## flow/config.mk

```make
export PLATFORM = sky130hd
export DESIGN_NAME = sd_card_top
export DESIGN_NICKNAME = sd_card_top
export VERILOG_FILES = /design/flow/design.v
export SDC_FILE = /design/flow/constraint.sdc
export NUM_CORES = 4
export LEC_CHECK = 0
export ABC_AREA = 1
export CAP_MARGIN = 20
export CORE_MARGIN = 2
export CORE_UTILIZATION = 69
export SLEW_MARGIN = 20
```

## flow/constraint.sdc

```tcl
create_clock -name core_clock -period 3.27 [get_ports {clk}]
set_input_delay 0.6540 -clock core_clock [delete_from_list [all_inputs] [get_ports {clk}]]
set_output_delay 0.6540 -clock core_clock [all_outputs]
set_load 0.01 [all_outputs]
```

## flow/design.v

```verilog
module spi_master
(
	input                       sys_clk,
	input                       rst,
	output                      nCS,        
	output                      DCLK,       
	output                      MOSI,       
	input                       MISO,       
	input                       CPOL,
	input                       CPHA,
	input                       nCS_ctrl,
	input[15:0]                 clk_div,
	input                       wr_req,
	output                      wr_ack,
	input[7:0]                  data_in,
	output[7:0]                 data_out
);
localparam                   IDLE            = 0;
localparam                   DCLK_EDGE       = 1;
localparam                   DCLK_IDLE       = 2;
localparam                   ACK             = 3;
localparam                   LAST_HALF_CYCLE = 4;
localparam                   ACK_WAIT        = 5;
reg                          DCLK_reg;
reg[7:0]                     MOSI_shift;
reg[7:0]                     MISO_shift;
reg[2:0]                     state;
reg[2:0]                     next_state;
reg [15:0]                   clk_cnt;
reg[4:0]                     clk_edge_cnt;
assign MOSI = MOSI_shift[7];
assign DCLK = DCLK_reg;
assign data_out = MISO_shift;
assign wr_ack = (state == ACK);
assign nCS = nCS_ctrl;
always@(posedge sys_clk or posedge rst)
begin
	if(rst)
		state <= IDLE;
	else
		state <= next_state;
end
always@(*)
begin
	case(state)
		IDLE:
			if(wr_req == 1'b1)
				next_state <= DCLK_IDLE;
			else
				next_state <= IDLE;
		DCLK_IDLE:
			if(clk_cnt == clk_div)
				next_state <= DCLK_EDGE;
			else
				next_state <= DCLK_IDLE;
		DCLK_EDGE:
			if(clk_edge_cnt == 5'd15)
				next_state <= LAST_HALF_CYCLE;
			else
				next_state <= DCLK_IDLE;
		LAST_HALF_CYCLE:
			if(clk_cnt == clk_div)
				next_state <= ACK;
			else
				next_state <= LAST_HALF_CYCLE;
		ACK:
			next_state <= ACK_WAIT;
		ACK_WAIT:
			next_state <= IDLE;
		default:
			next_state <= IDLE;
	endcase
end
always@(posedge sys_clk or posedge rst)
begin
	if(rst)
		DCLK_reg <= 1'b0;
	else if(state == IDLE)
		DCLK_reg <= CPOL;
	else if(state == DCLK_EDGE)
		DCLK_reg <= ~DCLK_reg; 
end
always@(posedge sys_clk or posedge rst)
begin
	if(rst)
		clk_cnt <= 16'd0;
	else if(state == DCLK_IDLE || state == LAST_HALF_CYCLE)
		clk_cnt <= clk_cnt + 16'd1;
	else
		clk_cnt <= 16'd0;
end
always@(posedge sys_clk or posedge rst)
begin
	if(rst)
		clk_edge_cnt <= 5'd0;
	else if(state == DCLK_EDGE)
		clk_edge_cnt <= clk_edge_cnt + 5'd1;
	else if(state == IDLE)
		clk_edge_cnt <= 5'd0;
end
always@(posedge sys_clk or posedge rst)
begin
	if(rst)
		MOSI_shift <= 8'd0;
	else if(state == IDLE && wr_req)
		MOSI_shift <= data_in;
	else if(state == DCLK_EDGE)
		if(CPHA == 1'b0 && clk_edge_cnt[0] == 1'b1)
			MOSI_shift <= {MOSI_shift[6:0],MOSI_shift[7]};
		else if(CPHA == 1'b1 && (clk_edge_cnt != 5'd0 && clk_edge_cnt[0] == 1'b0))
			MOSI_shift <= {MOSI_shift[6:0],MOSI_shift[7]};
end
always@(posedge sys_clk or posedge rst)
begin
	if(rst)
		MISO_shift <= 8'd0;
	else if(state == IDLE && wr_req)
		MISO_shift <= 8'h00;
	else if(state == DCLK_EDGE)
		if(CPHA == 1'b0 && clk_edge_cnt[0] == 1'b0)
			MISO_shift <= {MISO_shift[6:0],MISO};
		else if(CPHA == 1'b1 && (clk_edge_cnt[0] == 1'b1))
			MISO_shift <= {MISO_shift[6:0],MISO};
end
endmodule
module sd_card_cmd(
	input                       sys_clk,
	input                       rst,
	input[15:0]                 spi_clk_div,                   
	input                       cmd_req,                       
	output                      cmd_req_ack,                   
	output reg                  cmd_req_error,                 
	input[47:0]                 cmd,                           
	input[7:0]                  cmd_r1,                        
	input[15:0]                 cmd_data_len,                  
	input                       block_read_req,                
	output reg                  block_read_valid,              
	output reg[7:0]             block_read_data,               
	output                      block_read_req_ack,            
	input                       block_write_req,               
	input[7:0]                  block_write_data,              
	output                      block_write_data_rd,           
	output                      block_write_req_ack,           
	output                      nCS_ctrl,                      
	output reg[15:0]            clk_div,
	output reg                  spi_wr_req,                    
	input                       spi_wr_ack,                    
	output[7:0]                 spi_data_in,                   
	input[7:0]                  spi_data_out                   
);
parameter S_IDLE         = 0;
parameter S_WAIT         = 1;
parameter S_INIT         = 2;
parameter S_CMD_PRE      = 3;
parameter S_CMD          = 4;
parameter S_CMD_DATA     = 5;
parameter S_READ_WAIT    = 6;
parameter S_READ         = 7;
parameter S_READ_ACK     = 8;
parameter S_WRITE_TOKEN  = 9;
parameter S_WRITE_DATA_0 = 10;
parameter S_WRITE_DATA_1 = 11;
parameter S_WRITE_CRC    = 12;
parameter S_WRITE_SUC    = 13;
parameter S_WRITE_BUSY   = 14;
parameter S_WRITE_ACK    = 15;
parameter S_ERR          = 16;
parameter S_END          = 17;
reg[4:0]                      state;
reg                           CS_reg;
reg[15:0]                     byte_cnt;
reg[7:0]                      send_data;
wire[7:0]                     data_recv;
reg[9:0]                      wr_data_cnt;
assign cmd_req_ack = (state == S_END);
assign block_read_req_ack = (state == S_READ_ACK);
assign block_write_req_ack= (state == S_WRITE_ACK);
assign block_write_data_rd = (state == S_WRITE_DATA_0);
assign spi_data_in = send_data;
assign data_recv = spi_data_out;
assign nCS_ctrl = CS_reg;
always@(posedge sys_clk or posedge rst)
begin
	if(rst == 1'b1)
	begin
		CS_reg <= 1'b1;
		spi_wr_req <= 1'b0;
		byte_cnt <= 16'd0;
		clk_div <= 16'd0;
		send_data <= 8'hff;
		state <= S_IDLE;
		cmd_req_error <= 1'b0;
		wr_data_cnt <= 10'd0;
	end
	else
		case(state)
			S_IDLE:
			begin
				state <= S_INIT;
				clk_div <= spi_clk_div;
				CS_reg <= 1'b1;
			end
			S_INIT:
			begin
				if(spi_wr_ack == 1'b1)
				begin
					if(byte_cnt >= 16'd10)
					begin
						byte_cnt <= 16'd0;
						spi_wr_req <= 1'b0;
						state <= S_WAIT;
					end
					begin
						byte_cnt <= byte_cnt + 16'd1;
					end
				end
				else
				begin
					spi_wr_req <= 1'b1;
					send_data <= 8'hff;
				end
			end
			S_WAIT:
			begin
				cmd_req_error <= 1'b0;
				wr_data_cnt <= 10'd0;
				if(cmd_req == 1'b1)
					state <= S_CMD_PRE;
				else if(block_read_req == 1'b1)
					state <= S_READ_WAIT;
				else if(block_write_req == 1'b1)
					state <= S_WRITE_TOKEN;
				clk_div <= spi_clk_div;
			end
			S_CMD_PRE:
			begin
				if(spi_wr_ack == 1'b1)
				begin
					state <= S_CMD;
					spi_wr_req <= 1'b0;
					byte_cnt <= 16'd0;
				end
				else
				begin
					spi_wr_req <= 1'b1;
					CS_reg <= 1'b1;
					send_data <= 8'hff;
				end
			end
			S_CMD:
			begin
				if(spi_wr_ack == 1'b1)
				begin
					if((byte_cnt == 16'hffff) || (data_recv != cmd_r1 && data_recv[7] == 1'b0))
					begin
						state <= S_ERR;
						spi_wr_req <= 1'b0;
						byte_cnt <= 16'd0;
					end
					else if(data_recv == cmd_r1)
					begin
						spi_wr_req <= 1'b0;
						if(cmd_data_len != 16'd0)
						begin
							state <= S_CMD_DATA;
							byte_cnt <= 16'd0;
						end
						else
						begin
							state <= S_END;
							byte_cnt <= 16'd0;
						end
					end
					else
						byte_cnt <=  byte_cnt + 16'd1;
				end
				else
				begin
					spi_wr_req <= 1'b1;
					CS_reg <= 1'b0;
					if(byte_cnt == 16'd0)
						send_data <= (cmd[47:40] | 8'h40);
					else if(byte_cnt == 16'd1)
						send_data <= cmd[39:32];
					else if(byte_cnt == 16'd2)
						send_data <= cmd[31:24];
					else if(byte_cnt == 16'd3)
						send_data <= cmd[23:16];
					else if(byte_cnt == 16'd4)
						send_data <= cmd[15:8];
					else if(byte_cnt == 16'd5)
						send_data <= cmd[7:0];
					else
						send_data <= 8'hff;
				end
			end
			S_CMD_DATA:
			begin
				if(spi_wr_ack == 1'b1)
				begin
					if(byte_cnt == cmd_data_len - 16'd1)
					begin
						state <= S_END;
						spi_wr_req <= 1'b0;
						byte_cnt <= 16'd0;
					end
					else
					begin
						byte_cnt <= byte_cnt + 16'd1;
					end
				end
				else
				begin
					spi_wr_req <= 1'b1;
					send_data <= 8'hff;
				end
			end
			S_READ_WAIT:
			begin
				if(spi_wr_ack == 1'b1 && data_recv == 8'hfe)
				begin
					spi_wr_req <= 1'b0;
					state <= S_READ;
					byte_cnt <= 16'd0;
				end
				else
				begin
					spi_wr_req <= 1'b1;
					send_data <= 8'hff;
				end
			end
			S_READ:
			begin
				if(spi_wr_ack == 1'b1)
				begin
					if(byte_cnt == 16'd513)
					begin
						state <= S_READ_ACK;
						spi_wr_req <= 1'b0;
						byte_cnt <= 16'd0;
					end
					else
					begin
						byte_cnt <= byte_cnt + 16'd1;
					end
				end
				else
				begin
					spi_wr_req <= 1'b1;
					send_data <= 8'hff;
				end
			end
			S_WRITE_TOKEN:
				if(spi_wr_ack == 1'b1)
				begin
					state <= S_WRITE_DATA_0;
					spi_wr_req <= 1'b0;
					byte_cnt <= 16'd0;  
				end
				else
				begin
					spi_wr_req <= 1'b1;
					send_data <= 8'hfe;
				end
			S_WRITE_DATA_0:
			begin
				state <= S_WRITE_DATA_1;
				wr_data_cnt <= wr_data_cnt + 10'd1;
			end
			S_WRITE_DATA_1:
			begin
				if(spi_wr_ack == 1'b1 && wr_data_cnt == 10'd512)
				begin
					state <= S_WRITE_CRC;
					spi_wr_req <= 1'b0;
				end
				else if(spi_wr_ack == 1'b1)
				begin
					state <= S_WRITE_DATA_0;
					spi_wr_req <= 1'b0;
				end
				else
				begin
					spi_wr_req <= 1'b1;
					send_data <= block_write_data;
				end
			end
			S_WRITE_CRC:
			begin
				if(spi_wr_ack == 1'b1)
				begin
					if(byte_cnt == 16'd1)
					begin
						state <= S_WRITE_SUC;
						spi_wr_req <= 1'b0;
						byte_cnt <= 16'd0;
					end
					else
					begin
						byte_cnt <= byte_cnt + 16'd1;
					end
				end
				else
				begin
					spi_wr_req <= 1'b1;
					send_data <= 8'hff;
				end
			end
			S_WRITE_SUC :
			begin
				if(spi_wr_ack == 1'b1)
				begin
					if(data_recv[4:0] == 5'b00101)
					begin
						state <= S_WRITE_BUSY;
						spi_wr_req <= 1'b0;
					end
				end
				else
				begin
					spi_wr_req <= 1'b1;
					send_data <= 8'hff;
				end
			end
			S_WRITE_BUSY :
			begin
				if(spi_wr_ack == 1'b1)
				begin
					if(data_recv == 8'hff)
					begin
						state <= S_WRITE_ACK;
						spi_wr_req <= 1'b0;
					end
				end
				else
				begin
					spi_wr_req <= 1'b1;
					send_data <= 8'hff;
				end
			end
			S_ERR:
			begin
				state <= S_END;
				cmd_req_error <= 1'b1;
			end
			S_READ_ACK,S_WRITE_ACK,S_END:
			begin
				state <= S_WAIT;
			end
			default:
				state <= S_IDLE;
		endcase
end
always@(posedge sys_clk or posedge rst)
begin
	if(rst == 1'b1)
		block_read_valid <= 1'b0;
	else if(state == S_READ && byte_cnt < 16'd512)
		block_read_valid <= spi_wr_ack;
	else
		block_read_valid <= 1'b0;
end
always@(posedge sys_clk or posedge rst)
begin
	if(rst == 1'b1)
		block_read_data <= 8'd0;
	else if(state == S_READ && spi_wr_ack == 1'b1)
		block_read_data <= data_recv;
end
endmodule
module sd_card_sec_read_write
#(
	parameter  SPI_LOW_SPEED_DIV = 248,          
	parameter  SPI_HIGH_SPEED_DIV = 0            
)
(
	input            clk,
	input            rst,
	output reg       sd_init_done,
	input            sd_sec_read,
	input[31:0]      sd_sec_read_addr,
	output[7:0]      sd_sec_read_data,
	output           sd_sec_read_data_valid,
	output           sd_sec_read_end,
	input            sd_sec_write,
	input[31:0]      sd_sec_write_addr,
	input[7:0]       sd_sec_write_data,
	output           sd_sec_write_data_req,
	output           sd_sec_write_end,
	output reg[15:0] spi_clk_div,
	output reg       cmd_req,
	input            cmd_req_ack,
	input            cmd_req_error,
	output reg[47:0] cmd,
	output reg[7:0]  cmd_r1,
	output reg[15:0] cmd_data_len,
	output reg       block_read_req,
	input            block_read_valid,
	input[7:0]       block_read_data,
	input            block_read_req_ack,
	output reg       block_write_req,
	output[7:0]      block_write_data,
	input            block_write_data_rd,
	input            block_write_req_ack
);
reg[7:0] read_data;
reg[31:0] timer;
localparam S_IDLE               = 0;
localparam S_CMD0               = 1;
localparam S_CMD8               = 2;
localparam S_CMD55              = 3;
localparam S_CMD41              = 4;
localparam S_CMD17              = 5;
localparam S_READ               = 6;
localparam S_CMD24              = 7;
localparam S_WRITE              = 8;
localparam S_ERR                = 14;
localparam S_WRITE_END          = 15;
localparam S_READ_END           = 16;
localparam S_WAIT_READ_WRITE    = 17;
localparam S_CMD16              = 18;
reg[4:0]                       state;
reg[31:0]                      sec_addr;
assign sd_sec_read_data_valid = (state == S_READ) && block_read_valid;
assign sd_sec_read_data = block_read_data;
assign sd_sec_read_end = (state == S_READ_END);
assign sd_sec_write_data_req = (state == S_WRITE) && block_write_data_rd;
assign block_write_data = sd_sec_write_data;
assign sd_sec_write_end = (state == S_WRITE_END);
always@(posedge clk or posedge rst)
begin
	if(rst == 1'b1)
	begin
		state <= S_IDLE;
		cmd_req <= 1'b0;
		cmd_data_len <= 16'd0;
		cmd_r1 <= 8'd0;
		cmd <= 48'd0;
		spi_clk_div <= SPI_LOW_SPEED_DIV[15:0];
		block_write_req <= 1'b0;
		block_read_req <= 1'b0;
		sec_addr <= 32'd0;
		sd_init_done <= 1'b0;
	end
	else
		case(state)
			S_IDLE:
			begin
				state <= S_CMD0;
				sd_init_done <= 1'b0;
				spi_clk_div <= SPI_LOW_SPEED_DIV[15:0];
			end
			S_CMD0:
			begin
				if(cmd_req_ack & ~cmd_req_error)
				begin
					state <= S_CMD8;
					cmd_req <= 1'b0;
				end
				else
				begin
					cmd_req <= 1'b1;
					cmd_data_len <= 16'd0;
					cmd_r1 <= 8'h01;
					cmd <= {8'd0,8'h00,8'h00,8'h00,8'h00,8'h95};
				end
			end
			S_CMD8:
			begin
				if(cmd_req_ack & ~cmd_req_error)
				begin
					state <= S_CMD55;
					cmd_req <= 1'b0;
				end
				else
				begin
					cmd_req <= 1'b1;
					cmd_data_len <= 16'd4;
					cmd_r1 <= 8'h01;
					cmd <= {8'd8,8'h00,8'h00,8'h01,8'haa,8'h87};
				end
			end
			S_CMD55:
			begin
				if(cmd_req_ack & ~cmd_req_error)
				begin
					state <= S_CMD41;
					cmd_req <= 1'b0;
				end
				else
				begin
					cmd_req <= 1'b1;
					cmd_data_len <= 16'd0;
					cmd_r1 <= 8'h01;
					cmd <= {8'd55,8'h00,8'h00,8'h00,8'h00,8'hff};
				end
			end
			S_CMD41:
			begin
				if(cmd_req_ack & ~cmd_req_error)
				begin
					state <= S_CMD16;
					cmd_req <= 1'b0;
					sd_init_done <= 1'b1;
					spi_clk_div <= SPI_HIGH_SPEED_DIV[15:0];
				end
				else if(cmd_req_ack)
				begin
					state <= S_CMD55;
				end
				else
				begin
					cmd_req <= 1'b1;
					cmd_data_len <= 16'd0;
					cmd_r1 <= 8'h00;
					cmd <= {8'd41,8'h40,8'h00,8'h00,8'h00,8'hff};
				end
			end
			S_CMD16:
			begin
				if(cmd_req_ack & ~cmd_req_error)
				begin
					state <= S_WAIT_READ_WRITE;
					cmd_req <= 1'b0;
					sd_init_done <= 1'b1;
					spi_clk_div <= SPI_HIGH_SPEED_DIV[15:0];
				end
				else if(cmd_req_ack)
				begin
					state <= S_CMD55;
				end
				else
				begin
					cmd_req <= 1'b1;
					cmd_data_len <= 16'd0;
					cmd_r1 <= 8'h00;
					cmd <= {8'd16,32'd512,8'hff};
				end
			end			
			S_WAIT_READ_WRITE:
			begin
				if(sd_sec_write ==  1'b1)
				begin
					state <= S_CMD24;
					sec_addr <= sd_sec_write_addr;
				end
				else if(sd_sec_read == 1'b1)
				begin
					state <= S_CMD17;
					sec_addr <= sd_sec_read_addr;
				end
				spi_clk_div <= 16'd0;
			end
			S_CMD24:
			begin
				if(cmd_req_ack & ~cmd_req_error)
				begin
					state <= S_WRITE;
					cmd_req <= 1'b0;
				end
				else
				begin
					cmd_req <= 1'b1;
					cmd_data_len <= 16'd0;
					cmd_r1 <= 8'h00;
					cmd <= {8'd24,sec_addr,8'hff};
				end
			end
			S_WRITE:
			begin
				if(block_write_req_ack == 1'b1)
				begin
					block_write_req <= 1'b0;
					state <= S_WRITE_END;
				end
				else
					block_write_req <= 1'b1;
			end
			S_CMD17:
			begin
				if(cmd_req_ack & ~cmd_req_error)
				begin
					state <= S_READ;
					cmd_req <= 1'b0;
				end
				else
				begin
					cmd_req <= 1'b1;
					cmd_data_len <= 16'd0;
					cmd_r1 <= 8'h00;
					cmd <= {8'd17,sec_addr,8'hff};
				end
			end
			S_READ:
			begin
				if(block_read_req_ack)
				begin
					state <= S_READ_END;
					block_read_req <= 1'b0;
				end
				else
				begin
					block_read_req <= 1'b1;
				end
			end
			S_WRITE_END:
			begin
				state <= S_WAIT_READ_WRITE;
			end
			S_READ_END:
			begin
				state <= S_WAIT_READ_WRITE;
			end
			default:
				state <= S_IDLE;
		endcase
end
endmodule
module sd_card_top
#(
	parameter  SPI_LOW_SPEED_DIV = 248,          
	parameter  SPI_HIGH_SPEED_DIV = 0            
)
(
	input            clk,
	input            rst,
	output           SD_nCS,                     
	output           SD_DCLK,                    
	output           SD_MOSI,                    
	input            SD_MISO,                    
	output           sd_init_done,               
	input            sd_sec_read,                
	input[31:0]      sd_sec_read_addr,           
	output[7:0]      sd_sec_read_data,           
	output           sd_sec_read_data_valid,     
	output           sd_sec_read_end,            
	input            sd_sec_write,               
	input[31:0]      sd_sec_write_addr,          
	input[7:0]       sd_sec_write_data,          
	output           sd_sec_write_data_req,      
	output           sd_sec_write_end            
);
wire[15:0]           spi_clk_div;                
wire                 cmd_req;                    
wire                 cmd_req_ack;                
wire                 cmd_req_error;              
wire[47:0]           cmd;                        
wire[7:0]            cmd_r1;                     
wire[15:0]           cmd_data_len;               
wire                 block_read_req;             
wire                 block_read_valid;           
wire[7:0]            block_read_data;            
wire                 block_read_req_ack;         
wire                 block_write_req;            
wire[7:0]            block_write_data;           
wire                 block_write_data_rd;        
wire                 block_write_req_ack;        
wire                 nCS_ctrl;                   
wire                 spi_wr_req;                 
wire                 spi_wr_ack;                 
wire[7:0]            spi_data_in;                
wire[7:0]            spi_data_out;               
wire[15:0]           clk_div;
sd_card_sec_read_write
#(
	.SPI_LOW_SPEED_DIV(SPI_LOW_SPEED_DIV),
	.SPI_HIGH_SPEED_DIV(SPI_HIGH_SPEED_DIV)
)
sd_card_sec_read_write_m0(
	.clk                            (clk                    ),
	.rst                            (rst                    ),
	.sd_init_done                   (sd_init_done           ),
	.sd_sec_read                    (sd_sec_read            ),
	.sd_sec_read_addr               (sd_sec_read_addr       ),
	.sd_sec_read_data               (sd_sec_read_data       ),
	.sd_sec_read_data_valid         (sd_sec_read_data_valid ),
	.sd_sec_read_end                (sd_sec_read_end        ),
	.sd_sec_write                   (sd_sec_write           ),
	.sd_sec_write_addr              (sd_sec_write_addr      ),
	.sd_sec_write_data              (sd_sec_write_data      ),
	.sd_sec_write_data_req          (sd_sec_write_data_req  ),
	.sd_sec_write_end               (sd_sec_write_end       ),
	.spi_clk_div                    (spi_clk_div            ),
	.cmd_req                        (cmd_req                ),
	.cmd_req_ack                    (cmd_req_ack            ),
	.cmd_req_error                  (cmd_req_error          ),
	.cmd                            (cmd                    ),
	.cmd_r1                         (cmd_r1                 ),
	.cmd_data_len                   (cmd_data_len           ),
	.block_read_req                 (block_read_req         ),
	.block_read_valid               (block_read_valid       ),
	.block_read_data                (block_read_data        ),
	.block_read_req_ack             (block_read_req_ack     ),
	.block_write_req                (block_write_req        ),
	.block_write_data               (block_write_data       ),
	.block_write_data_rd            (block_write_data_rd    ),
	.block_write_req_ack            (block_write_req_ack    )
);
sd_card_cmd sd_card_cmd_m0(
	.sys_clk                        (clk                    ),
	.rst                            (rst                    ),
	.spi_clk_div                    (spi_clk_div            ),
	.cmd_req                        (cmd_req                ),
	.cmd_req_ack                    (cmd_req_ack            ),
	.cmd_req_error                  (cmd_req_error          ),
	.cmd                            (cmd                    ),
	.cmd_r1                         (cmd_r1                 ),
	.cmd_data_len                   (cmd_data_len           ),
	.block_read_req                 (block_read_req         ),
	.block_read_req_ack             (block_read_req_ack     ),
	.block_read_data                (block_read_data        ),
	.block_read_valid               (block_read_valid       ),
	.block_write_req                (block_write_req        ),
	.block_write_data               (block_write_data       ),
	.block_write_data_rd            (block_write_data_rd    ),
	.block_write_req_ack            (block_write_req_ack    ),
	.nCS_ctrl                       (nCS_ctrl               ),
	.clk_div                        (clk_div                ),
	.spi_wr_req                     (spi_wr_req             ),
	.spi_wr_ack                     (spi_wr_ack             ),
	.spi_data_in                    (spi_data_in            ),
	.spi_data_out                   (spi_data_out           )
);
spi_master spi_master_m0(
	.sys_clk                        (clk                    ),
	.rst                            (rst                    ),
	.nCS                            (SD_nCS                 ),
	.DCLK                           (SD_DCLK                ),
	.MOSI                           (SD_MOSI                ),
	.MISO                           (SD_MISO                ),
	.clk_div                        (clk_div                ),
	.CPOL                           (1'b1                   ),
	.CPHA                           (1'b1                   ),
	.nCS_ctrl                       (nCS_ctrl               ),
	.wr_req                         (spi_wr_req             ),
	.wr_ack                         (spi_wr_ack             ),
	.data_in                        (spi_data_in            ),
	.data_out                       (spi_data_out           )
);
endmodule
```

## flow/run.sh

```bash
#!/bin/bash
# the make line also repeats each setting of config.mk as NAME=value (left out here)
make -C /OpenROAD-flow-scripts/flow DESIGN_CONFIG=/design/flow/config.mk WORK_HOME=/design/flow/orfs CLKGATE_MAP_FILE= finish
```

==> impl_metrics.yaml, run 1 <==
# implementation run metrics
clock_tree:
  cts_tree: "built"
  cts_buffers: 21
  insertion_delay_ps: 490
  clock-sinks: 201
  clock_path_buffers: 3
  hold_buffers: 0
  cts_resized: 0
  postCtsSetupRepairBufs: 0
  htree_levels: 1
  cts-root-buf: "clkbuf_16"
  path_clk_slew_ps: 60
worst_hold_path:
  holdPathStages: 2
  hold_class: "flip-flop to flip-flop"
  min_to: "sd_card_cmd_m0.cmd_req_error"
  min-delay-start: "sd_card_cmd_m0.state[1]"
synth:
  common_cells: "255 x nand2_1, 189 x dfrtp_1, 131 x inv_1"
  edf_count: 0
  xor_area_share_pct: 0.622
  syn_nets: 1280
  synth.avg_cell_area_um2: 8.27
  syn_area_um2: 9860
  yosysUniqueCellTypes: 54
  ys_ff: 201
  ff_type: "dfrtp_1"
  logic_family: "simple AND/OR/NAND/NOR gates"
  compound_area_share_pct: 14.0
  topCellsByArea: "dfrtp_1 48%, nand2_1 9.7%, inv_1 5.0%"
  ys_area_um2: 9860
  synthArstFlopShare_pct: 100
  ys_cells: 1192
  yosys_warnings: 3
  yosysMostFrequentCell: "nand2_1"
  adder_share_pct: 1.40
  top_area_cell: "dfrtp_1"
  ys_sh_simple_pct: 25.4
  postSynthCellCount: 1192
  yosysTopAreaCellShare_pct: 48.0
  mux_area_share_pct: 0
  synth_seq_share_pct: 51.1
timing:
  fin_crit_sh_pct: 71.6
  finalHoldViolCount: 0
  layout_setup_ws_ps: 929
  slew_violations: 0
  grt_setup_unrepaired: "false"
  worstMarginPinSlew_ps: 1090
  fin_skew_ps: 6.40
  maxSlewHeadroom_pct: 27.3
  max_freq_mhz: 427
  fin_tns_setup_ps: 0
  setup_viol_count_final: 0
  layout_min_cycle_time_ps: 2340
die:
  floorplan.rows: 43
  coreArea_um2: 13900
  die_w_um: 124
  io_pins: 93
  die_area_um2: 15300
  die.size.y_um: 124
  initial_core_util_pct: 70.8
global_route:
  antenna_found_initial: 0
  grt_pass1_wl_um: 39300
  grt_pass1_vias: 8191
  grt_max_degree: 105
  grt_usage_pct: 32.8
  grt_overflow_total: 0
worst_setup_path:
  cp.required_ps: 2620
  slowest_delay_ps: 530
  rrSetupSlack_ps: 1040
  crit_path_end: "sd_sec_write_data_req"
  crit_buf_inv: 2
  critical_path_depth: 3
  cp.arrival_ps: 1690
  critPathCaptureType: "output pin"
  r2r_end: "sd_card_cmd_m0.send_data[2]"
  crit_path_start: "sd_card_cmd_m0.state[6]"
  cp_slowest_cell: "dfrtp_1"
  path_delay_family: "buffers and inverters"
  r2r_start: "sd_card_cmd_m0.state[12]"
  path_class: "flip-flop to output pin"
  r2r_cells: 8
  worstPathMaxFanout: 9
  critPathLaunchType: "flip-flop"
  worstPathCellList: "nand2_1 -> inv_1 -> clkdlybuf4s50_1"
finish:
  finalNetCount: 1360
  final_cells: 1466
  syn_to_final_growth_pct: 17.7
route:
  drt_iter0_markers: 739
  n_antenna_cell: 0
  drt-pass1-iter-count: 5
  drcViolationCount: 0
  drtAntennaViolNets: 0
  route.vias.total: 8565
  via_per_inst: 5.84
  routed_wl_um: 24000
  wl_per_cell_um: 16.3
placed_design:
  placed_cells: 1429
  preCtsSetupSlack_ps: 907
  port_buffers: 92
  gp_congestion: 0.885
  hpwlAfterDp_um: 16500
outcome:
  outcome: "finished clean"
pwr:
  swShare_pct: 22.5
  p_seq_share_pct: 48.6
  seq_cell_power_mw: 2.67
  pg_comb_mw: 0.411
  power_frac_comb_pct: 7.5
  leakage_nw: 5.27
  ir_drop_mv: 0.456
  p_switching_mw: 1.24
  clock_net_power_mw: 2.41
  power_frac_clock_pct: 43.9
  internal-power_mw: 4.26
  power_density_nw_per_um2: 473
  top_power_group: "sequential cells"
flow_run:
  tool_warnings: 36
  drv_cap: 0
## routing by layer
metal	track usage [%]	share of wire, %
met3	5.35	5.8
met4	10.3	2.7
met2	56.4	51
met1	42.9	41
met5	0	0
## layout make-up
type                            count  area (um2)
Sequential cell                   201        5040
Multi-Input combinational cell    804        4090
Fill cell                         865        2320
Timing Repair Buffer               99         998
Clock buffer                       28         572
Inverter                          145         553
Tap cell                          180         225
Clock inverter                      9         124
## per-stage QoR
step	util (%)	cell area, um2	hold slack (ps)	power (mW)
after floorplan	-	9870	355	2.94
after global routing	83.3	11600	487	5.68
after global placement	78.3	10900	451	3.10
final	83.3	11600	481	5.49
after detailed placement	78.3	10900	439	3.12
after CTS	83.3	11600	472	5.51
==> run 2, diff against run 1 <==
Settings changed: ABC_AREA 1 to not set, CORE_UTILIZATION 69 to 51, CTS_CLUSTER_SIZE set to 95.
Clock period 3.27 ns to 3.49 ns, I/O delays scaled along.
==> impl_metrics.yaml, run 2 <==
# implementation run metrics
outcome:
  outcome: "finished clean"
placed_design:
  gp_congestion: 0.944
  preCtsSetupSlack_ps: 353
  placed_cells: 1313
  hpwlAfterDp_um: 16800
  port_buffers: 92
  placed_area_um2: 10900
worst_setup_path:
  critPathCaptureType: "flip-flop"
  path_class: "flip-flop to flip-flop"
  cp.arrival_ps: 3570
  crit_path_start: "sd_card_cmd_m0.byte_cnt[1]"
  path_delay_family: "simple AND/OR/NAND/NOR gates"
  worstPathMaxFanout: 13
  cp.required_ps: 3870
  r2r_cells: 9
  worstPathCellList: "inv_1 -> ha_1 -> nor3b_1 -> nand4_1 -> a21oi_1 -> nor3b_4 -> buf_4 -> nand2b_1 -> o31ai_1"
  cp_slowest_cell: "nor3b_1"
  crit_buf_inv: 2
  slowest_delay_ps: 520
  rrSetupSlack_ps: 300
  critical_path_depth: 9
  critPathLaunchType: "flip-flop"
  r2r_end: "sd_card_cmd_m0.byte_cnt[15]"
  crit_path_end: "sd_card_cmd_m0.byte_cnt[15]"
  r2r_start: "sd_card_cmd_m0.byte_cnt[1]"
synth:
  synthArstFlopShare_pct: 100
  yosysMostFrequentCell: "dfrtp_1"
  ys_ff: 201
  syn_area_um2: 9680
  logic_family: "simple AND/OR/NAND/NOR gates"
  compound_area_share_pct: 13.6
  edf_count: 0
  ys_cells: 1021
  yosys_warnings: 3
  synth_seq_share_pct: 52.1
  yosysUniqueCellTypes: 68
  common_cells: "189 x dfrtp_1, 179 x nand2_1, 88 x o21ai_0"
  mux_area_share_pct: 5.51
  postSynthCellCount: 1021
  top_area_cell: "dfrtp_1"
  ys_sh_simple_pct: 22.3
  topCellsByArea: "dfrtp_1 49%, nand2_1 6.9%, o21ai_0 4.6%"
  synth.avg_cell_area_um2: 9.48
  ys_area_um2: 9680
  syn_nets: 1109
  ff_type: "dfrtp_1"
  adder_share_pct: 1.42
  xor_area_share_pct: 1.54
  yosysTopAreaCellShare_pct: 48.9
global_route:
  grt_max_degree: 65
  grt_pass1_wl_um: 38200
  antenna_found_initial: 0
  grt_pass1_vias: 7249
  grt_usage_pct: 23.6
  grt_overflow_total: 0
route:
  n_antenna_cell: 0
  drt-pass1-iter-count: 5
  wl_per_cell_um: 17.2
  drcViolationCount: 0
  routed_wl_um: 23300
  via_per_inst: 5.72
  drt_iter0_markers: 592
  route.vias.total: 7727
  drtAntennaViolNets: 0
timing:
  fin_skew_ps: 12.2
  layout_setup_ws_ps: 298
  layout_min_cycle_time_ps: 3190
  setup_viol_count_final: 0
  max_freq_mhz: 313
  fin_tns_setup_ps: 0
  grt_setup_unrepaired: "false"
  slew_violations: 0
  maxSlewHeadroom_pct: 34.3
  worstMarginPinSlew_ps: 985
  fin_crit_sh_pct: 91.5
  finalHoldWorstSlack_ps: 426
  finalHoldViolCount: 0
finish:
  final_cells: 1352
  finalInstanceArea_um2: 11600
  finalNetCount: 1192
  final_core_util_pct: 62.2
  syn_to_final_growth_pct: 19.9
pwr:
  power_density_nw_per_um2: 413
  pg_comb_mw: 0.178
  power_frac_comb_pct: 3.7
  internal-power_mw: 3.79
  power_frac_clock_pct: 47.6
  ir_drop_mv: 0.377
  clock_net_power_mw: 2.28
  seq_cell_power_mw: 2.33
  p_seq_share_pct: 48.7
  swShare_pct: 20.9
  leakage_nw: 5.13
  top_power_group: "sequential cells"
  totalPowerFinal_mw: 4.79
  p_switching_mw: 1.00
clock_tree:
  clock-sinks: 201
  cts_buffers: 22
  hold_buffers: 0
  cts_resized: 0
  path_clk_slew_ps: 60
  clock_path_buffers: 3
  insertion_delay_ps: 500
  cts-root-buf: "clkbuf_16"
  postCtsSetupRepairBufs: 0
  cts_tree: "built"
  htree_levels: 1
die:
  initial_core_util_pct: 51.9
  die_area_um2: 20100
  io_pins: 93
  coreArea_um2: 18600
  die_w_um: 142
  floorplan.rows: 50
  die.size.y_um: 142
worst_hold_path:
  hold_class: "flip-flop to flip-flop"
  min-delay-start: "spi_master_m0.state[4]"
  holdPathStages: 1
  min_to: "spi_master_m0.state[0]"
flow_run:
  drv_cap: 0
  tool_warnings: 33
## run 2: final cells by class
cell class	instances	area, um2
clock buffer	32	649
clock inverter	6	60.1
fill	1610	7040
inverter	33	128
multi-input combinational	734	4310
sequential	201	5040
tap	234	293
timing repair buffer	112	1120
## run 2: per-layer routing
metal | GRT usage (%) | vias up | share of wire, %
met2 | 35.0 | 204 | 43
li1 | - | 3806 | -
met4 | 5.74 | 0 | 2.2
met1 | 35.9 | 3672 | 49
met3 | 4.72 | 45 | 6.0
met5 | 0 | - | 0
==> run 3, diff against run 2 <==
Settings changed: ABC_AREA set to 1, CAP_MARGIN 20 to 5, CORE_UTILIZATION 51 to 72, CTS_CLUSTER_DIAMETER set to 201, CTS_CLUSTER_SIZE 95 to 14, PLACE_DENSITY set to 0.95.
Clock period 3.49 ns to 1.99 ns, I/O delays scaled along.
==> impl_metrics.yaml, run 3 <==
# implementation run metrics
route:
  drt-pass1-iter-count: 11
  drtAntennaViolNets: 0
  drcViolationCount: 0
  n_antenna_cell: 0
  routed_wl_um: 37900
  drt_iter0_markers: 2216
  via_per_inst: 7.15
  route.vias.total: 10900
  wl_per_cell_um: 25.0
pwr:
  power_density_nw_per_um2: 709
  top_power_group: "sequential cells"
  ir_drop_mv: 0.772
  seq_cell_power_mw: 4.42
  p_switching_mw: 2.30
  internal-power_mw: 6.45
  swShare_pct: 26.3
  power_frac_clock_pct: 38.6
  p_seq_share_pct: 50.6
  pg_comb_mw: 0.939
  power_frac_comb_pct: 10.7
  clock_net_power_mw: 3.38
  leakage_nw: 5.56
timing:
  fin_tns_setup_ps: -7940
  max_freq_mhz: 428
  layout_min_cycle_time_ps: 2330
  layout_setup_ws_ps: -344
  fin_skew_ps: 29.7
  grt_setup_unrepaired: "true"
  setup_viol_count_final: 40
  slew_violations: 0
  maxSlewHeadroom_pct: 41.7
  fin_crit_sh_pct: 117
  finalHoldWorstSlack_ps: 272
  finalHoldViolCount: 0
  worstMarginPinSlew_ps: 865
worst_setup_path:
  critPathCaptureType: "flip-flop"
  rrSetupSlack_ps: -340
  crit_path_end: "sd_card_cmd_m0.byte_cnt[9]"
  r2r_cells: 10
  cp.arrival_ps: 2720
  cp.required_ps: 2370
  path_class: "flip-flop to flip-flop"
  cp_slowest_cell: "dfrtp_2"
  worstPathCellList: "nor2_4 -> inv_2 -> nor3_4 -> nand2_2 -> nand2_2 -> nand3b_1 -> nor2_4 -> nand3_4 -> inv_8 -> nor3_2"
  crit_buf_inv: 2
  worstPathMaxFanout: 8
  crit_path_start: "sd_card_cmd_m0.byte_cnt[3]"
  r2r_end: "sd_card_cmd_m0.byte_cnt[9]"
  critPathLaunchType: "flip-flop"
  critical_path_depth: 10
  slowest_delay_ps: 460
  r2r_start: "sd_card_cmd_m0.byte_cnt[3]"
  path_delay_family: "simple AND/OR/NAND/NOR gates"
synth:
  common_cells: "255 x nand2_1, 189 x dfrtp_1, 131 x inv_1"
  ff_type: "dfrtp_1"
  postSynthCellCount: 1192
  ys_sh_simple_pct: 25.4
  mux_area_share_pct: 0
  syn_area_um2: 9860
  yosysMostFrequentCell: "nand2_1"
  synth.avg_cell_area_um2: 8.27
  compound_area_share_pct: 14.0
  xor_area_share_pct: 0.622
  yosysTopAreaCellShare_pct: 48.0
  top_area_cell: "dfrtp_1"
  edf_count: 0
  ys_cells: 1192
  topCellsByArea: "dfrtp_1 48%, nand2_1 9.7%, inv_1 5.0%"
  syn_nets: 1280
  synth_seq_share_pct: 51.1
  yosysUniqueCellTypes: 54
  adder_share_pct: 1.40
  logic_family: "simple AND/OR/NAND/NOR gates"
  ys_ff: 201
  synthArstFlopShare_pct: 100
  yosys_warnings: 3
  ys_area_um2: 9860
global_route:
  antenna_found_initial: 0
  grt_max_degree: 65
  grt_usage_pct: 40.7
  grt_pass1_wl_um: 47200
  grt_pass1_vias: 9537
  grt_overflow_total: 0
clock_tree:
  htree_levels: 1
  clock-sinks: 201
  path_clk_slew_ps: 70
  cts_buffers: 18
  cts_tree: "built"
  insertion_delay_ps: 510
  clock_path_buffers: 3
  hold_buffers: 0
  cts-root-buf: "clkbuf_16"
die:
  initial_core_util_pct: 74.2
  io_pins: 93
  die_w_um: 121
  die.size.y_um: 121
  die_area_um2: 14700
  coreArea_um2: 13300
  floorplan.rows: 42
placed_design:
  gp_congestion: 1.04
  hpwlAfterDp_um: 18300
  port_buffers: 92
flow_run:
  drv_cap: 0
  tool_warnings: 35
outcome:
  outcome: "failed layout checks"
  check-failures: "negative setup slack"
finish:
  syn_to_final_growth_pct: 25.0
  finalNetCount: 1421
worst_hold_path:
  hold_class: "primary input to async pin"
-- run 3: metrics by stage --
step,power (mW),utilization (%),instance area [um2],instances,worst slack [ps]
after floorplan,4.82,-,9870,1192,-1000
after global placement,5.14,84.3,11200,1457,63.4
after detailed placement,5.19,84.3,11200,1457,-72.5
after CTS,8.46,89.0,11800,1494,2.10
after global routing,8.90,92.7,12300,1520,-457
final,8.74,92.7,12300,1520,-344
-- run 3: timing repair --
item | CTS | global route
pin swaps | 8 | 35
buffers inserted | 5 | 26
endpoints found under the setup margin | 31 | 46
resized | 16 | 81
cloned | 1 | 0
-- run 3: cell type report --
cell class / count / area [um2]
multi-input cells: 805 / 4390
repair buffers: 162 / 1570
fillers: 445 / 968
flip-flops and latches: 201 / 5060
inverters: 145 / 563
well taps: 176 / 220
clock buffers: 30 / 517
clock inverters: 1 / 11.3
-- run 3: per-layer routing --
layer	part of all wire, %	wire length [um]	GRT usage, %	vias up
li1	-	-	-	4218
met1	31	11600	50.3	4906
met2	44	16800	67.5	1284
met3	15	5640	9.73	454
met4	10	3810	19.7	0
met5	0	0	0	-
==> run 4, diff against run 3 <==
Settings changed: ABC_AREA 1 to not set, CAP_MARGIN 5 to 20, CORE_UTILIZATION 72 to 58, CTS_CLUSTER_DIAMETER 201 to not set, CTS_CLUSTER_SIZE 14 to not set, PLACE_DENSITY 0.95 to not set, SETUP_SLACK_MARGIN set to 0.48.
Clock period 1.99 ns to 2.8 ns, I/O delays scaled along.
==> impl_metrics.yaml, run 4 <==
# implementation run metrics
outcome:
  outcome: "finished clean"
synth:
  logic_family: "simple AND/OR/NAND/NOR gates"
  yosysTopAreaCellShare_pct: 48.9
  ff_type: "dfrtp_1"
  ys_area_um2: 9680
  topCellsByArea: "dfrtp_1 49%, nand2_1 6.9%, o21ai_0 4.6%"
  ys_cells: 1021
  common_cells: "189 x dfrtp_1, 179 x nand2_1, 88 x o21ai_0"
  postSynthCellCount: 1021
  yosys_warnings: 3
  synth.avg_cell_area_um2: 9.48
  syn_area_um2: 9680
  ys_ff: 201
  synthArstFlopShare_pct: 100
  synth_seq_share_pct: 52.1
  xor_area_share_pct: 1.54
  mux_area_share_pct: 5.51
  edf_count: 0
  ys_sh_simple_pct: 22.3
  top_area_cell: "dfrtp_1"
  compound_area_share_pct: 13.6
  yosysMostFrequentCell: "dfrtp_1"
  adder_share_pct: 1.42
  yosysUniqueCellTypes: 68
  syn_nets: 1109
global_route:
  grt_overflow_total: 0
  grt_pass1_wl_um: 40100
  grt_max_degree: 78
  grt_pass1_vias: 7623
  grt_usage_pct: 28.0
  antenna_found_initial: 0
timing:
  worstMarginPinSlew_ps: 993
  max_freq_mhz: 423
  setup_viol_count_final: 0
  maxSlewHeadroom_pct: 33.6
  grt_setup_unrepaired: "true"
  layout_min_cycle_time_ps: 2360
  fin_skew_ps: 16.6
  finalHoldViolCount: 0
  finalHoldWorstSlack_ps: 372
  fin_crit_sh_pct: 84.3
  slew_violations: 0
worst_setup_path:
  critPathLaunchType: "flip-flop"
  worstPathMaxFanout: 5
  cpMostUsedCell: "or4_4"
  slowest_delay_ps: 540
  cp.arrival_ps: 2770
  rrSetupSlack_ps: 440
  critical_path_depth: 6
  crit_path_end: "sd_card_cmd_m0.send_data[1]"
  crit_path_start: "sd_card_cmd_m0.state[5]"
  r2r_cells: 6
  r2r_end: "sd_card_cmd_m0.send_data[1]"
  cp.required_ps: 3210
  cp_slowest_cell: "or4_4"
  crit_buf_inv: 0
  critPathCaptureType: "flip-flop"
  r2r_start: "sd_card_cmd_m0.state[5]"
  path_class: "flip-flop to flip-flop"
  path_delay_family: "simple AND/OR/NAND/NOR gates"
  worstPathCellList: "or4_4 -> or4_4 -> a21oi_4 -> o21ai_1 -> or3_1 -> a31oi_1"
flow_run:
  drv_cap: 0
  tool_warnings: 37
clock_tree:
  path_clk_slew_ps: 60
  clock-sinks: 201
  cts-root-buf: "clkbuf_16"
  cts_buffers: 22
  cts_tree: "built"
  htree_levels: 1
  hold_buffers: 0
  insertion_delay_ps: 500
  clock_path_buffers: 3
die:
  coreArea_um2: 16500
  die_w_um: 133
  initial_core_util_pct: 58.8
  floorplan.rows: 47
  die_area_um2: 17700
  io_pins: 93
  die.size.y_um: 133
pwr:
  ir_drop_mv: 0.444
  power_frac_clock_pct: 47.1
  top_power_group: "sequential cells"
  clock_net_power_mw: 2.78
  swShare_pct: 20.9
  power_frac_comb_pct: 3.6
  seq_cell_power_mw: 2.91
  power_density_nw_per_um2: 497
  p_seq_share_pct: 49.2
  leakage_nw: 5.29
  p_switching_mw: 1.23
  internal-power_mw: 4.67
  pg_comb_mw: 0.215
route:
  drt_iter0_markers: 617
  n_antenna_cell: 0
  drcViolationCount: 0
  routed_wl_um: 24100
  drt-pass1-iter-count: 5
  wl_per_cell_um: 17.6
  route.vias.total: 7999
  drtAntennaViolNets: 0
  via_per_inst: 5.84
placed_design:
  port_buffers: 92
  gp_congestion: 0.999
  hpwlAfterDp_um: 16800
finish:
  syn_to_final_growth_pct: 23.0
  final_core_util_pct: 72.3
  finalNetCount: 1222
worst_hold_path:
  hold_class: "primary input to async pin"
## run 4: stage by stage
| stage | std cells | power, mW | cell area, um2 | TNS [ps] | worst slack [ps] |
|---|---|---|---|---|---|
| 2_1_floorplan | 1021 | 3.04 | 9700 | -66630 | -353 |
| 3_3_place_gp | 1316 | 3.18 | 11000 | 0 | 337 |
| 3_5_place_dp | 1316 | 3.18 | 11000 | 0 | 307 |
| 4_1_cts | 1362 | 5.96 | 11800 | 0 | 419 |
| 5_1_grt | 1370 | 6.11 | 11900 | 0 | 368 |
| 6_report | 1370 | 5.91 | 11900 | 0 | 439 |
## run 4: metal layers
metal  vias to the layer above  part of all wire, %  GRT usage, %
met5                         -                    0             0
met3                        44                  6.0          4.64
met1                      3851                   48          43.5
li1                       3863                    -             -
met2                       241                   44          41.0
met4                         0                  2.6          7.57
## run 4: final cells by class
cell class                      count  area, um2
Timing Repair Buffer              142       1350
Inverter                           33        128
Multi-Input combinational cell    734       4400
Fill cell                        1255       4570
Tap cell                          220        275
Clock buffer                       36        674
Sequential cell                   201       5050
Clock inverter                      4       27.5
## run 4: timing repair
| item | CTS | global route |
|---|---|---|
| buffers inserted | 6 | 7 |
| resized | 7 | 21 |
| endpoints found under the setup margin | 9 | 43 |
| pin swaps | 5 | 9 |
| cloned | 0 | 1 |
==> run 5, diff against run 4 <==
Settings changed: ABC_AREA set to 0, CELL_PAD_IN_SITES_GLOBAL_PLACEMENT set to 1, CORE_ASPECT_RATIO set to 1.35, CORE_UTILIZATION 58 to 39, CTS_CLUSTER_SIZE set to 14, GPL_TIMING_DRIVEN set to 0, HOLD_SLACK_MARGIN set to 0.11, MAX_ROUTING_LAYER set to met4, PLACE_DENSITY_LB_ADDON set to 0.18, SETUP_SLACK_MARGIN 0.48 to not set, SLEW_MARGIN 20 to 0, TNS_END_PERCENT set to 25.
Clock period 2.8 ns to 4.28 ns, I/O delays scaled along.
==> impl_metrics.yaml, run 5 <==
# implementation run metrics
outcome:
  outcome: "finished clean"
finish:
  final_core_util_pct: 47.9
  finalInstanceArea_um2: 11800
  final_cells: 1467
  syn_to_final_growth_pct: 22.0
  finalNetCount: 1229
timing:
  max_freq_mhz: 316
  finalHoldWorstSlack_ps: 401
  maxSlewHeadroom_pct: 35.8
  setup_viol_count_final: 0
  finalHoldViolCount: 0
  slew_violations: 0
  fin_skew_ps: 7.75
  fin_tns_setup_ps: 0
  grt_setup_unrepaired: "false"
  layout_setup_ws_ps: 1120
  layout_min_cycle_time_ps: 3160
  worstMarginPinSlew_ps: 955
  fin_crit_sh_pct: 73.9
pwr:
  leakage_nw: 5.14
  top_power_group: "sequential cells"
  p_seq_share_pct: 48.3
  ir_drop_mv: 0.305
  p_switching_mw: 0.867
  internal-power_mw: 3.08
  seq_cell_power_mw: 1.90
  clock_net_power_mw: 1.89
  totalPowerFinal_mw: 3.94
  power_frac_comb_pct: 3.7
  power_density_nw_per_um2: 334
  power_frac_clock_pct: 48.0
  pg_comb_mw: 0.147
  swShare_pct: 22.0
worst_hold_path:
  hold_class: "flip-flop to flip-flop"
  holdPathStages: 0
  min-delay-start: "spi_master_m0.state[5]"
  min_to: "spi_master_m0.state[4]"
worst_setup_path:
  r2r_cells: 7
  crit_path_end: "sd_card_cmd_m0.byte_cnt[3]"
  slowest_delay_ps: 750
  cp.required_ps: 4670
  path_class: "flip-flop to flip-flop"
  crit_path_start: "sd_card_cmd_m0.byte_cnt[0]"
  crit_buf_inv: 0
  critPathCaptureType: "flip-flop"
  r2r_end: "sd_card_cmd_m0.byte_cnt[3]"
  cp.arrival_ps: 3560
  path_delay_family: "simple AND/OR/NAND/NOR gates"
  rrSetupSlack_ps: 1120
  worstPathMaxFanout: 8
  r2r_start: "sd_card_cmd_m0.byte_cnt[0]"
  cp_slowest_cell: "nor4_1"
  worstPathCellList: "ha_1 -> nand3_1 -> nor4_1 -> a31oi_1 -> nor3b_4 -> nor2_1 -> a22o_1"
  critical_path_depth: 7
  critPathLaunchType: "flip-flop"
route:
  n_antenna_cell: 0
  drtAntennaViolNets: 0
  drt_iter0_markers: 400
  drt-pass1-iter-count: 5
  drcViolationCount: 0
  route.vias.total: 7840
  via_per_inst: 5.34
  wl_per_cell_um: 17.4
  routed_wl_um: 25600
clock_tree:
  postCtsSetupRepairBufs: 0
  htree_levels: 1
  clock-sinks: 201
  cts_tree: "built"
  cts_buffers: 22
  cts_resized: 0
  insertion_delay_ps: 510
  cts-root-buf: "clkbuf_16"
  path_clk_slew_ps: 60
  hold_buffers: 0
  clock_path_buffers: 3
global_route:
  grt_usage_pct: 20.6
  grt_pass1_wl_um: 42500
  grt_max_degree: 43
  grt_overflow_total: 0
  antenna_found_initial: 0
  grt_pass1_vias: 7956
flow_run:
  tool_warnings: 32
  drv_cap: 0
synth:
  postSynthCellCount: 1021
  ys_area_um2: 9680
  mux_area_share_pct: 5.51
  ys_sh_simple_pct: 22.3
  yosysTopAreaCellShare_pct: 48.9
  yosys_warnings: 3
  common_cells: "189 x dfrtp_1, 179 x nand2_1, 88 x o21ai_0"
  synthArstFlopShare_pct: 100
  xor_area_share_pct: 1.54
  ys_ff: 201
  edf_count: 0
  synth.avg_cell_area_um2: 9.48
  yosysMostFrequentCell: "dfrtp_1"
  ff_type: "dfrtp_1"
  synth_seq_share_pct: 52.1
  ys_cells: 1021
  adder_share_pct: 1.42
  syn_area_um2: 9680
  compound_area_share_pct: 13.6
  yosysUniqueCellTypes: 68
  top_area_cell: "dfrtp_1"
  syn_nets: 1109
  logic_family: "simple AND/OR/NAND/NOR gates"
  topCellsByArea: "dfrtp_1 49%, nand2_1 6.9%, o21ai_0 4.6%"
die:
  initial_core_util_pct: 39.3
  die_area_um2: 26100
  coreArea_um2: 24600
  die.size.y_um: 187
  io_pins: 93
  die_w_um: 140
  floorplan.rows: 67
placed_design:
  preCtsSetupSlack_ps: 1150
  port_buffers: 91
  placed_area_um2: 11100
  hpwlAfterDp_um: 19200
  placed_cells: 1427
  gp_congestion: 0.902
run 5: cell type report:
class | count | area, um2
Tap cell | 310 | 388
Clock buffer | 30 | 621
Sequential cell | 201 | 5040
Timing Repair Buffer | 96 | 1010
Fill cell | 2452 | 12800
Buffer | 53 | 209
Inverter | 33 | 128
Multi-Input combinational cell | 734 | 4300
Clock inverter | 10 | 104
run 5: routing by layer:
metal / track usage, % / vias up / share of wire, %
li1: - / 3870 / -
met1: 24.6 / 3761 / 42
met2: 37.1 / 169 / 53
met3: 2.12 / 40 / 3.3
met4: 5.54 / 0 / 2.4
met5: - / - / 0
==> run 6, diff against run 5 <==
Settings changed: CAP_MARGIN 20 to 5, CELL_PAD_IN_SITES_GLOBAL_PLACEMENT 1 to 0, CORE_UTILIZATION 39 to 72, CTS_CLUSTER_SIZE 14 to 100, GPL_TIMING_DRIVEN 0 to not set, HOLD_SLACK_MARGIN 0.11 to 0.05, MAX_ROUTING_LAYER met4 to not set, PLACE_DENSITY set to 0.68, PLACE_DENSITY_LB_ADDON 0.18 to not set, SETUP_SLACK_MARGIN set to 1.57, SLEW_MARGIN 0 to 30.
Clock period 4.28 ns to 6.2 ns, I/O delays scaled along.
==> impl_metrics.yaml, run 6 <==
# implementation run metrics
pwr:
  swShare_pct: 20.6
  pg_comb_mw: 0.0951
  ir_drop_mv: 0.196
  clock_net_power_mw: 1.16
  internal-power_mw: 2.04
  p_seq_share_pct: 51.1
  power_frac_comb_pct: 3.7
  power_frac_clock_pct: 45.2
  top_power_group: "sequential cells"
  p_switching_mw: 0.531
  power_density_nw_per_um2: 227
  totalPowerFinal_mw: 2.57
  seq_cell_power_mw: 1.31
  leakage_nw: 5.01
clock_tree:
  postCtsSetupRepairBufs: 0
  htree_levels: 1
  cts_resized: 0
  clock-sinks: 201
  insertion_delay_ps: 490
  cts_tree: "built"
  cts-root-buf: "clkbuf_16"
  path_clk_slew_ps: 60
  clock_path_buffers: 3
  cts_buffers: 19
  hold_buffers: 0
route:
  drt-met1-wl_um: 8810
  via_per_inst: 6.42
  drt-pass1-iter-count: 7
  route.vias.total: 8194
  top_layer: "met4"
  drt_iter0_markers: 879
  drtAntennaViolNets: 0
  n_antenna_cell: 0
  wl_per_cell_um: 18.8
  met3_length_um: 1420
  routed_wl_um: 24000
  drcViolationCount: 0
  route.met2.wl_um: 12600
worst_setup_path:
  crit_path_start: "sd_card_cmd_m0.byte_cnt[1]"
  r2r_start: "sd_card_cmd_m0.byte_cnt[1]"
  cp_slowest_cell: "nor3b_4"
  path_class: "flip-flop to flip-flop"
  worstPathCellList: "inv_1 -> ha_1 -> nor3b_1 -> nand4_1 -> a21oi_1 -> nor3b_4 -> nor2_1 -> a22o_1"
  r2r_end: "sd_card_cmd_m0.byte_cnt[3]"
  critical_path_depth: 8
  crit_path_end: "sd_card_cmd_m0.byte_cnt[3]"
  rrSetupSlack_ps: 2740
  r2r_cells: 8
  cp.required_ps: 6560
  cp.arrival_ps: 3820
  worstPathMaxFanout: 17
  crit_buf_inv: 1
  critPathCaptureType: "flip-flop"
  path_delay_family: "simple AND/OR/NAND/NOR gates"
  critPathLaunchType: "flip-flop"
  slowest_delay_ps: 600
worst_hold_path:
  min-delay-start: "spi_master_m0.state[4]"
  hold_class: "flip-flop to flip-flop"
  holdPathStages: 1
  min_to: "spi_master_m0.state[0]"
flow_run:
  tool_warnings: 35
  drv_cap: 0
timing:
  layout_min_cycle_time_ps: 3460
  max_freq_mhz: 289
  fin_tns_setup_ps: 0
  slew_violations: 0
  finalHoldWorstSlack_ps: 445
  maxSlewHeadroom_pct: 39.4
  fin_crit_sh_pct: 55.8
  grt_setup_unrepaired: "false"
  fin_skew_ps: 21.7
  layout_setup_ws_ps: 2740
  worstMarginPinSlew_ps: 909
  finalHoldViolCount: 0
  setup_viol_count_final: 0
die:
  coreArea_um2: 13200
  initial_core_util_pct: 73.1
  floorplan.rows: 49
  die_w_um: 104
  die.size.y_um: 139
  die_area_um2: 14400
  io_pins: 93
finish:
  finalNetCount: 1174
  final_core_util_pct: 85.5
  num-fill-cells: 748
  syn_to_final_growth_pct: 17.0
synth:
  ys_cells: 1021
  ys_ff: 201
  yosys_warnings: 3
  synthArstFlopShare_pct: 100
  postSynthCellCount: 1021
  synth_seq_share_pct: 52.1
  ys_area_um2: 9680
  top_area_cell: "dfrtp_1"
  mux_area_share_pct: 5.51
  edf_count: 0
  synth.avg_cell_area_um2: 9.48
  yosysUniqueCellTypes: 68
  ff_type: "dfrtp_1"
  common_cells: "189 x dfrtp_1, 179 x nand2_1, 88 x o21ai_0"
  topCellsByArea: "dfrtp_1 49%, nand2_1 6.9%, o21ai_0 4.6%"
  syn_area_um2: 9680
  compound_area_share_pct: 13.6
  syn_nets: 1109
  logic_family: "simple AND/OR/NAND/NOR gates"
  yosysMostFrequentCell: "dfrtp_1"
  adder_share_pct: 1.42
  xor_area_share_pct: 1.54
  yosysTopAreaCellShare_pct: 48.9
  ys_sh_simple_pct: 22.3
placed_design:
  hpwlAfterDp_um: 16400
  gp_congestion: 1.02
  preCtsSetupSlack_ps: 2880
  port_buffers: 92
global_route:
  grt_usage_pct: 34.1
  grt_max_degree: 86
  grt_pass1_wl_um: 40000
  grt_pass1_vias: 8212
  antenna_found_initial: 0
  grt_overflow_total: 0
outcome:
  outcome: "finished clean"
[run 6: final cells by class]
class | instances | area, um2 | area share, %
flip-flops and latches | 201 | 5040 | 44.6
multi-input cells | 734 | 4320 | 38.2
repair buffers | 97 | 988 | 8.73
clock buffers | 26 | 522 | 4.61
well taps | 178 | 223 | 1.97
inverters | 33 | 128 | 1.13
clock inverters | 7 | 92.6 | 0.818
[run 6: through the flow]
step | cell area [um2] | std cells
6_report | 11300 | 1276
5_1_grt | 11300 | 1276
4_1_cts | 11300 | 1276
3_5_place_dp | 10700 | 1243
3_3_place_gp | 10700 | 1242
2_1_floorplan | 9680 | 1021
[run 6: layer usage]
| metal | up-vias | track usage (%) |
|---|---|---|
| li1 | 3752 | - |
| met1 | 3982 | 40.9 |
| met2 | 380 | 61.7 |
| met3 | 80 | 4.37 |
| met4 | 0 | 15.4 |
| met5 | - | 0 |
==> run 7, diff against run 6 <==
Settings changed: CAP_MARGIN 5 to 30, CELL_PAD_IN_SITES_DETAIL_PLACEMENT set to 1, CELL_PAD_IN_SITES_GLOBAL_PLACEMENT 0 to 1, CORE_ASPECT_RATIO 1.35 to not set, CORE_MARGIN 2 to 8, CORE_UTILIZATION 72 to 34, CTS_CLUSTER_DIAMETER set to 371, CTS_CLUSTER_SIZE 100 to 23, GPL_ROUTABILITY_DRIVEN set to 0, GPL_TIMING_DRIVEN set to 1, HOLD_SLACK_MARGIN 0.05 to not set, MIN_ROUTING_LAYER set to met2, PLACE_DENSITY 0.68 to not set, SETUP_SLACK_MARGIN 1.57 to 0.25, SLEW_MARGIN 30 to 10, TNS_END_PERCENT 25 to 55.
Clock period 6.2 ns to 3.35 ns, I/O delays scaled along.
==> impl_metrics.yaml, run 7 <==
# implementation run metrics
worst_setup_path:
  path_class: "flip-flop to flip-flop"
  cp.required_ps: 3750
  critical_path_depth: 6
  crit_buf_inv: 0
  crit_path_end: "sd_card_cmd_m0.send_data[3]"
  r2r_end: "sd_card_cmd_m0.send_data[3]"
  critPathCaptureType: "flip-flop"
  worstPathMaxFanout: 15
  critPathLaunchType: "flip-flop"
  worstPathCellList: "nor4_2 -> and4_1 -> nand2_1 -> nor3b_2 -> a221oi_1 -> a31oi_1"
  slowest_delay_ps: 750
  crit_path_start: "sd_card_cmd_m0.byte_cnt[10]"
  cp_slowest_cell: "nor4_2"
  path_delay_family: "simple AND/OR/NAND/NOR gates"
  r2r_cells: 6
  cp.arrival_ps: 3210
  rrSetupSlack_ps: 540
  r2r_start: "sd_card_cmd_m0.byte_cnt[10]"
timing:
  fin_crit_sh_pct: 83.8
  layout_min_cycle_time_ps: 2810
  fin_tns_setup_ps: 0
  finalHoldWorstSlack_ps: 435
  setup_viol_count_final: 0
  grt_setup_unrepaired: "false"
  max_freq_mhz: 356
  finalHoldViolCount: 0
  slew_violations: 0
  maxSlewHeadroom_pct: 44.9
  worstMarginPinSlew_ps: 825
  fin_skew_ps: 23.6
synth:
  edf_count: 0
  ys_ff: 201
  compound_area_share_pct: 13.6
  ys_area_um2: 9680
  postSynthCellCount: 1021
  syn_nets: 1109
  top_area_cell: "dfrtp_1"
  xor_area_share_pct: 1.54
  synth.avg_cell_area_um2: 9.48
  common_cells: "189 x dfrtp_1, 179 x nand2_1, 88 x o21ai_0"
  yosysTopAreaCellShare_pct: 48.9
  yosysUniqueCellTypes: 68
  synth_seq_share_pct: 52.1
  topCellsByArea: "dfrtp_1 49%, nand2_1 6.9%, o21ai_0 4.6%"
  mux_area_share_pct: 5.51
  ff_type: "dfrtp_1"
  adder_share_pct: 1.42
  syn_area_um2: 9680
  ys_sh_simple_pct: 22.3
  yosysMostFrequentCell: "dfrtp_1"
  yosys_warnings: 3
  logic_family: "simple AND/OR/NAND/NOR gates"
  ys_cells: 1021
  synthArstFlopShare_pct: 100
flow_run:
  drv_cap: 0
  tool_warnings: 33
clock_tree:
  cts-root-buf: "clkbuf_16"
  path_clk_slew_ps: 100
  htree_levels: 1
  clock_path_buffers: 3
  cts_resized: 0
  hold_buffers: 0
  clock-sinks: 201
  cts_tree: "built"
  postCtsSetupRepairBufs: 0
  cts_buffers: 12
  insertion_delay_ps: 500
pwr:
  seq_cell_power_mw: 2.43
  p_seq_share_pct: 57.7
  totalPowerFinal_mw: 4.21
  power_density_nw_per_um2: 368
  ir_drop_mv: 0.200
  swShare_pct: 22.8
  power_frac_clock_pct: 37.9
  p_switching_mw: 0.960
  power_frac_comb_pct: 4.4
  clock_net_power_mw: 1.59
  internal-power_mw: 3.25
  leakage_nw: 4.96
  pg_comb_mw: 0.186
  top_power_group: "sequential cells"
die:
  die_w_um: 185
  initial_core_util_pct: 34.6
  die_area_um2: 34100
  io_pins: 93
  floorplan.rows: 61
  coreArea_um2: 27900
  die.size.y_um: 185
route:
  drt-met1-wl_um: 0
  routed_wl_um: 28400
  wl_per_cell_um: 19.2
  drtAntennaViolNets: 0
  top_layer: "met5"
  route.vias.total: 10800
  drcViolationCount: 0
  via_per_inst: 7.31
  drt_iter0_markers: 1119
  route.met2.wl_um: 14500
  drt-pass1-iter-count: 5
  met3_length_um: 12600
global_route:
  grt_pass1_wl_um: 45800
  antenna_found_initial: 0
  grt_usage_pct: 25.3
  grt_max_degree: 86
  grt_pass1_vias: 12600
  grt_overflow_total: 0
finish:
  finalNetCount: 1183
  num-fill-cells: 3180
  final_core_util_pct: 40.9
  syn_to_final_growth_pct: 18.1
worst_hold_path:
  hold_class: "flip-flop to flip-flop"
  min-delay-start: "spi_master_m0.state[4]"
  holdPathStages: 1
  min_to: "spi_master_m0.state[0]"
placed_design:
  hpwlAfterDp_um: 20300
  port_buffers: 92
outcome:
  outcome: "finished clean"
-- run 7: area by class of cell --
cell class | instances | area (um2) | share of cell area, %
tap | 378 | 473 | 4.14
clock buffer | 17 | 340 | 2.98
multi-input combinational | 734 | 4320 | 37.8
clock inverter | 1 | 8.76 | 0.0766
inverter | 33 | 128 | 1.12
timing repair buffer | 113 | 1110 | 9.71
sequential | 201 | 5040 | 44.1
antenna | 1 | 2.50 | 0.0219
-- run 7: per-stage QoR --
| stage | instances | worst slack, ps | instance area, um2 |
|---|---|---|---|
| after floorplan | 1021 | 87.5 | 9680 |
| after global placement | 1457 | 474 | 11000 |
| after detailed placement | 1459 | 339 | 11100 |
| after CTS | 1477 | 286 | 11400 |
| after global routing | 1477 | 377 | 11400 |
| final | 1478 | 543 | 11400 |
-- run 7: per-layer routing --
| layer | vias to the layer above | track usage [%] |
|---|---|---|
| li1 | 3717 | - |
| met1 | 3981 | - |
| met2 | 2938 | 28.4 |
| met5 | - | 6.66 |
| met4 | 8 | 3.59 |
| met3 | 162 | 36.9 |
Power figures rest on the tool's default switching activity, not on a simulated workload.
